==> flow/design.v (excerpt) <==
module TNS_dec_33(
    input wire clk,
    input wire rst_n,
    input wire [32:0] codein,
    output reg [30 - 1 : 0] dataout
    );
    wire [30 - 1 : 0] dataout_wire;
    assign dataout_wire = (codein[32]*847425747) + (codein[31]*564950498) + (codein[30]*282475249) + 
                    (codein[29]*121060821) + (codein[28]*80707214) + (codein[27]*40353607) + 
                    (codein[26]*17294403) + (codein[25]*11529602) + (codein[24]*5764801) + 
                    (codein[23]*2470629) + (codein[22]*1647086) + (codein[21]*823543) + 
                    (codein[20]*352947) + (codein[19]*235298) + (codein[18]*117649) + (codein[17]*50421) + (codein[16]*33614) + 
                    (codein[15]*16807) + (codein[14]*7203) + (codein[13]*4802) + (codein[12]*2401) + (codein[11]*1029) +
                    (codein[10]*686) + (codein[9]*343) + (codein[8]*147) + (codein[7]*98) + (codein[6]*49) +
                    (codein[5]*21) + (codein[4]*14) + (codein[3]*7) + (codein[2]*3) + (codein[1]*2) +
  ...
==> flow/config.mk <==
export PLATFORM = sky130hd
export DESIGN_NAME = TNS_dec_33
export DESIGN_NICKNAME = TNS_dec_33
export VERILOG_FILES = /design/flow/design.v
export SDC_FILE = /design/flow/constraint.sdc
export NUM_CORES = 4
export LEC_CHECK = 0
export ABC_AREA = 0
export CAP_MARGIN = 20
export CORE_MARGIN = 8
export CORE_UTILIZATION = 40
export CTS_CLUSTER_DIAMETER = 309
export CTS_CLUSTER_SIZE = 10
export PLACE_DENSITY = 0.4
export SLEW_MARGIN = 20
export TNS_END_PERCENT = 10
==> flow/constraint.sdc <==
create_clock -name core_clock -period 12.0 [get_ports {clk}]
set_input_delay 2.4000 -clock core_clock [delete_from_list [all_inputs] [get_ports {clk}]]
set_output_delay 2.4000 -clock core_clock [all_outputs]
set_load 0.01 [all_outputs]
run.sh (not shown) runs the stock make flow with config.mk's settings and CLKGATE_MAP_FILE=.
The baseline completed without violations.
Edit:
CORE_ASPECT_RATIO = 0.5   (was unset)
CORE_MARGIN = 6   (was 8)
CORE_UTILIZATION = 61   (was 40)
CTS_CLUSTER_DIAMETER = unset   (was 309)
PLACE_DENSITY = unset   (was 0.4)
Outcome: Worst hold slack got worse by 0.32 ns. Cell count falls by roughly a tenth. Sequential share of layout area rises by 0.11 points. Routed wire length falls by roughly a tenth. Synthesized cell count does not change. Non-clock buffer count falls by 3. Final area falls slightly. Utilization rises by 25 points.
Edit:
ABC_AREA = unset   (was 0)
CELL_PAD_IN_SITES_GLOBAL_PLACEMENT = 2   (was unset)
CORE_ASPECT_RATIO = 0.78   (was 0.5)
CORE_MARGIN = 2   (was 6)
CORE_UTILIZATION = 32   (was 61)
CTS_CLUSTER_SIZE = 18   (was 10)
SETUP_SLACK_MARGIN = -0.1   (was unset)
TNS_END_PERCENT = unset   (was 10)
What happened: The changed run produced a clean layout; die area goes up by 65%; global-route usage came out lower by 6.9 points; final cell count rises by 17%; worst setup slack degrades by 0.022 ns; via count is about the same; area after synthesis stays the same; wire length went up by 13%; critical path depth is unchanged; fmax barely changes.

========
run 1:
TNS_dec_33 again, from the RTL that the note above started with.
clock: 12.0 ns
lec_check: 0
cap_margin: 20
cell_pad_in_sites_global_placement: 3
core_aspect_ratio: 0.5
core_margin: 10
core_utilization: 40
cts_cluster_diameter: 396
cts_cluster_size: 14
hold_slack_margin: -0.08
place_density: 0.41
slew_margin: 0
tns_end_percent: 5
## Diff of input files: run 2 against run 1
Settings: PLACE_DENSITY removed (was 0.41); ABC_AREA newly set to 0; CTS_CLUSTER_DIAMETER removed (was 396); CTS_CLUSTER_SIZE changed from 14 to 10; TNS_END_PERCENT changed from 5 to 10; SLEW_MARGIN changed from 0 to 20; CORE_MARGIN changed from 10 to 2; HOLD_SLACK_MARGIN removed (was -0.08); CORE_ASPECT_RATIO removed (was 0.5); CELL_PAD_IN_SITES_GLOBAL_PLACEMENT removed (was 3).
## What came out
From run 1 to run 2 the numbers moved as follows: cell area after layout stayed essentially flat; area growth from synthesis to final layout shows no meaningful change; final cell count saw an increase.
Input-level comparison between run 3 and run 2:
Settings: CTS_CLUSTER_DIAMETER now 99, previously not set; CELL_PAD_IN_SITES_GLOBAL_PLACEMENT now 0, previously not set; TNS_END_PERCENT now 5, was 10; CORE_MARGIN now 10, was 2; CORE_ASPECT_RATIO now 1.54, previously not set; PLACE_DENSITY now 0.41, previously not set; CTS_CLUSTER_SIZE now 14, was 10; ABC_AREA no longer set, was 0; SLEW_MARGIN now 0, was 20.
- Between run 2 and run 3, synthesis-to-layout area growth decreased.
- Run 3 packs its core more loosely than run 2.
- There was hardly any difference in delay of the slowest critical-path stage between run 3 and run 2.
- Maximum fanout encountered on the critical timing path (higher): run 2
- Per-cell via count in the routed design | run 3 below run 2
- The final critical-path share of the clock period number comes out lower for run 2 vs run 3.
- Compared run 3 against run 2; sequential share of layout area within noise.
- Against run 2, total length of routed wires in run 3 came out worse.
- Non-clock buffer instance count of the final layout is higher on run 2
The inputs of run 4 differ from those of run 3 as listed below.
Settings: a change of CORE_ASPECT_RATIO from 1.54 to 0.5; a change of CAP_MARGIN from 20 to 0; a change of CORE_MARGIN from 10 to 6; an added HOLD_SLACK_MARGIN of 0.13.
Notes after the runs:
- As far as sequential cell area share is concerned, run 4 and run 3 perform about the same.
- On tally of non-filler cells in the final layout, the lower figure sits with run 3, not run 4.
- Looking at the reports, run 4 completed the entire flow and the layout it produced met the timing, design-rule and antenna checks.
- Run 3 completed end to end with timing, DRC and antenna clean.
- Run 3 and run 4 ended up with roughly the same wire length of the first global-routing pass.
- Run 3 has a lower overall routing resource usage than run 4.
- Status: count of nets after finishing parity (run 3, run 4)
Edits applied to the flow inputs when going from run 4 to run 5:
Settings: TNS_END_PERCENT: 5 -> unset; CELL_PAD_IN_SITES_GLOBAL_PLACEMENT: 0 -> 1; CTS_CLUSTER_DIAMETER: 99 -> unset; SLEW_MARGIN: 0 -> 20; CTS_CLUSTER_SIZE: 14 -> unset; CORE_ASPECT_RATIO: 0.5 -> unset; CAP_MARGIN: 0 -> 20; PLACE_DENSITY: 0.41 -> unset; CORE_UTILIZATION: 40 -> 59; CORE_MARGIN: 6 -> 2; HOLD_SLACK_MARGIN: 0.13 -> unset.
### Flow results
Cmp run 5 vs run 4: placed standard-cell area lower in run 5
Compared with run 4, in run 5 total die area lower, design area lower.
Run 5 improves on run 4 in wire length.
Changes observed in run 5 relative to run 4: clock period minus worst slack has decreased; maximum frequency has increased; signed area change from the synthesized netlist to the final layout has decreased.
The lower post-DP HPWL of run 4 and run 5 is in run 5.
